v58:
Design aoc_day2, start of the top module:
module aoc_day2 (
    input         clock,
    input         reset,
    input  [63:0] data_value,
    input         data_valid,
    output        data_ready,
    output        result_valid,
    output [63:0] result_value
);
Size in the first run: about 3100 cells after synthesis.
export LEC_CHECK = 0
export CAP_MARGIN = 20
export CORE_MARGIN = 2
export CORE_UTILIZATION = 66
export MAX_ROUTING_LAYER = met4
export SLEW_MARGIN = 20
create_clock -name core_clock -period 3.18 [get_ports {clock}]
run.sh (not shown) runs the stock make flow with config.mk's settings and CLKGATE_MAP_FILE=.
The final layout from v58, which completed every stage, passed the timing, DRC and antenna checks at the end of the flow.
Inputs modified between v58 and v45:
--- a/flow/config.mk
+++ b/flow/config.mk
@@ -10,2 +10,3 @@
-export CORE_UTILIZATION = 66
-export MAX_ROUTING_LAYER = met4
+export CORE_UTILIZATION = 72
+export CTS_CLUSTER_DIAMETER = 62
+export PLACE_DENSITY = 0.66
==> flow/constraint.sdc <==
create_clock -name core_clock -period 4.78 [get_ports {clock}]
set_input_delay 0.9560 -clock core_clock [delete_from_list [all_inputs] [get_ports {clock}]]
set_output_delay 0.9560 -clock core_clock [all_outputs]
set_load 0.01 [all_outputs]
Results
Summed area of non-filler cells in the final layout in v45 vs v58: down 0.0017 mm2. Utilization was lower in the run labelled v58. Taking v58 as the reference, in v45 final HPWL from detailed placement shrank by 2.1 mm; total power of the final layout shrank by about 40%; relative area change from synthesis to final layout shrank by 7.3 points. Changes observed in v45 relative to v58: global-route wire length before repair decreased 2.3%, starting density of the core increased 6.2 points.
diff inputs: v45 => v57
--- a/flow/config.mk
+++ b/flow/config.mk
@@ -10,3 +10 @@
-export CORE_UTILIZATION = 72
-export CTS_CLUSTER_DIAMETER = 62
-export PLACE_DENSITY = 0.66
+export CORE_UTILIZATION = 40
==> flow/constraint.sdc <==
create_clock -name core_clock -period 3.93 [get_ports {clock}]
set_input_delay 0.7860 -clock core_clock [delete_from_list [all_inputs] [get_ports {clock}]]
set_output_delay 0.7860 -clock core_clock [all_outputs]
set_load 0.01 [all_outputs]
Findings:
Relative contribution of the clock network to total power (higher): v57. Going from v45 to v57, the slew at the pin closest to its max-slew limit was found to have gone down by 0.13 ns. Going from v45 to v57, cell count up 360, first-iteration detailed-routing DRC count down about 33%, ratio of final minimum period to clock period rose by 13 points, slack of the critical path fell by 0.67 ns. Between v45 and v57, tap cell count increased. Going from v45 to v57, clock buffer count shrank slightly. The register area was comparable across v45 and v57. Total power ends up lower on v45. v57 vs v45 — number of fill cells in the layout climbed by more than 100%.
The inputs of v48 differ from those of v57 as listed below.
--- a/flow/config.mk
+++ b/flow/config.mk
@@ -7,0 +8 @@
+export ABC_AREA = 1
@@ -8,0 +10 @@
+export CORE_ASPECT_RATIO = 1.4
@@ -10 +12,2 @@
-export CORE_UTILIZATION = 40
+export CORE_UTILIZATION = 72
+export CTS_CLUSTER_SIZE = 10
==> flow/constraint.sdc <==
create_clock -name core_clock -period 1.14 [get_ports {clock}]
set_input_delay 0.2280 -clock core_clock [delete_from_list [all_inputs] [get_ports {clock}]]
set_output_delay 0.2280 -clock core_clock [all_outputs]
set_load 0.01 [all_outputs]
--- outcome ---
v57: PASS, flow complete, no timing, DRC or antenna violations. v48: it failed during clock tree synthesis, and the tool reported DPL-0038. Die area was higher in v57 than in v48. Area of the synthesized netlist per yosys stat: v48 vs v57 up 14%. Count of standard-cell rows ended up about 5.6% lower on v48 than on v57. Taking v57 as the reference, in v48 unique cell type count in the Yosys netlist fell 40; area of the mapped netlist rose 0.0033 mm2.
### v48 -> v39
--- a/flow/config.mk
+++ b/flow/config.mk
@@ -8 +7,0 @@
-export ABC_AREA = 1
@@ -10 +8,0 @@
-export CORE_ASPECT_RATIO = 1.4
@@ -12,2 +10 @@
-export CORE_UTILIZATION = 72
-export CTS_CLUSTER_SIZE = 10
+export CORE_UTILIZATION = 32
==> flow/constraint.sdc <==
create_clock -name core_clock -period 3.93 [get_ports {clock}]
set_input_delay 0.7860 -clock core_clock [delete_from_list [all_inputs] [get_ports {clock}]]
set_output_delay 0.7860 -clock core_clock [all_outputs]
set_load 0.01 [all_outputs]
--- outcome ---
- Looking at the reports, v39 completed the entire flow and the layout it produced met the timing, DRC and antenna checks.
- Per the comparison of v39 with v48, register area share after synthesis went up by 4.0 points, synthesized net count lower, share of the synthesized netlist area taken by xor and xnor gates +0.71 points, number of standard cells after synthesis fell 1253.
Changes in v54 relative to v39:
--- a/flow/config.mk
+++ b/flow/config.mk
@@ -7,0 +8 @@
+export ABC_AREA = 1
@@ -8,0 +10 @@
+export CORE_ASPECT_RATIO = 0.69
@@ -10 +12,2 @@
-export CORE_UTILIZATION = 32
+export CORE_UTILIZATION = 68
+export CTS_CLUSTER_SIZE = 10
==> flow/constraint.sdc <==
create_clock -name core_clock -period 1.14 [get_ports {clock}]
set_input_delay 0.2280 -clock core_clock [delete_from_list [all_inputs] [get_ports {clock}]]
set_output_delay 0.2280 -clock core_clock [all_outputs]
set_load 0.01 [all_outputs]
==> results <==
The yosys stat chip area of v54 is higher than that of v39.
v54 reports a lower die size than v39 does.
Parity-gate share of the synthesized area counting xor and xnor cells was lower in the run labelled v54.
Compared with v39, v54 shows area after synthesis higher by about 14%.
v54 is listed as incomplete: the tool reported an error in clock tree synthesis and the run ended there.
Compared with v39, vertical die size in v54 decreased by more than a quarter.
v54 vs v39 on post-synthesis cell count: v54 is the higher one.
Taking v54 as 1.0, v39 lands at 1.2 on post-synthesis area per instance.
Die extent in x down 32 um in v54 wrt v39
Compared with v39, v54 shows placed instance count that has gone up by more than a quarter.

---

aoc_day2 again, from the RTL that the note above started with.
export LEC_CHECK = 0
export CAP_MARGIN = 0
export CORE_MARGIN = 2
export CORE_UTILIZATION = 72
export CTS_CLUSTER_DIAMETER = 62
export CTS_CLUSTER_SIZE = 20
export PLACE_DENSITY = 0.66
export SLEW_MARGIN = 20
create_clock -name core_clock -period 4.47 [get_ports {clock}]
==> next run, changes <==
==> flow/config.mk (replaced) <==
export PLATFORM = sky130hd
export DESIGN_NAME = aoc_day2
export DESIGN_NICKNAME = aoc_day2
export VERILOG_FILES = /design/flow/design.v
export SDC_FILE = /design/flow/constraint.sdc
export NUM_CORES = 4
export LEC_CHECK = 0
export CAP_MARGIN = 20
export CORE_MARGIN = 2
export CORE_UTILIZATION = 63
export SLEW_MARGIN = 20
==> flow/constraint.sdc (replaced) <==
create_clock -name core_clock -period 5.62 [get_ports {clock}]
set_input_delay 1.1240 -clock core_clock [delete_from_list [all_inputs] [get_ports {clock}]]
set_output_delay 1.1240 -clock core_clock [all_outputs]
set_load 0.01 [all_outputs]
Result:
- sequential share of layout area drops by 0.55 points
- first-iteration DRC count falls by 21%
- hold slack hardly moves
- synthesized area stays the same
==> next run, changes <==
--- a/flow/config.mk
+++ b/flow/config.mk
@@ -8,4 +8,5 @@
 export CAP_MARGIN = 20
 export CORE_MARGIN = 2
-export CORE_UTILIZATION = 63
+export CORE_UTILIZATION = 68
+export CTS_CLUSTER_SIZE = 41
 export SLEW_MARGIN = 20
==> flow/constraint.sdc (replaced) <==
create_clock -name core_clock -period 3.22 [get_ports {clock}]
set_input_delay 0.6440 -clock core_clock [delete_from_list [all_inputs] [get_ports {clock}]]
set_output_delay 0.6440 -clock core_clock [all_outputs]
set_load 0.01 [all_outputs]
Outcome: Maximum frequency increases by a quarter to a third; register-to-register slack got worse by 1500 ps; total power rose by well over a third; non-clock buffer count rose by 123; die area drops by a little under a tenth; design area rose by a few percent; wire length rose by a little under a tenth; worst hold slack degrades by 38 ps; worst setup slack is worse by 1500 ps.
==> next run, changes <==
--- a/flow/config.mk
+++ b/flow/config.mk
@@ -8,5 +8,5 @@
 export CAP_MARGIN = 20
 export CORE_MARGIN = 2
-export CORE_UTILIZATION = 68
-export CTS_CLUSTER_SIZE = 41
+export CORE_UTILIZATION = 66
+export CTS_CLUSTER_DIAMETER = 62
 export SLEW_MARGIN = 20
==> flow/constraint.sdc (replaced) <==
create_clock -name core_clock -period 4.07 [get_ports {clock}]
set_input_delay 0.8140 -clock core_clock [delete_from_list [all_inputs] [get_ports {clock}]]
set_output_delay 0.8140 -clock core_clock [all_outputs]
set_load 0.01 [all_outputs]
What happened: Count of clock-buffer cells in the layout rose by 3; sequential power came out lower by 18%; design area decreases by 3.4%; worst hold slack is better by 38 ps; setup slack improved by 410 ps; area after synthesis stays the same; clock skew barely changes; core utilization falls by 5.0 points; wire length shrinks by 5.8%; sequential share of layout area went up by 1.0 points.
Power and IR drop assume default switching activity.
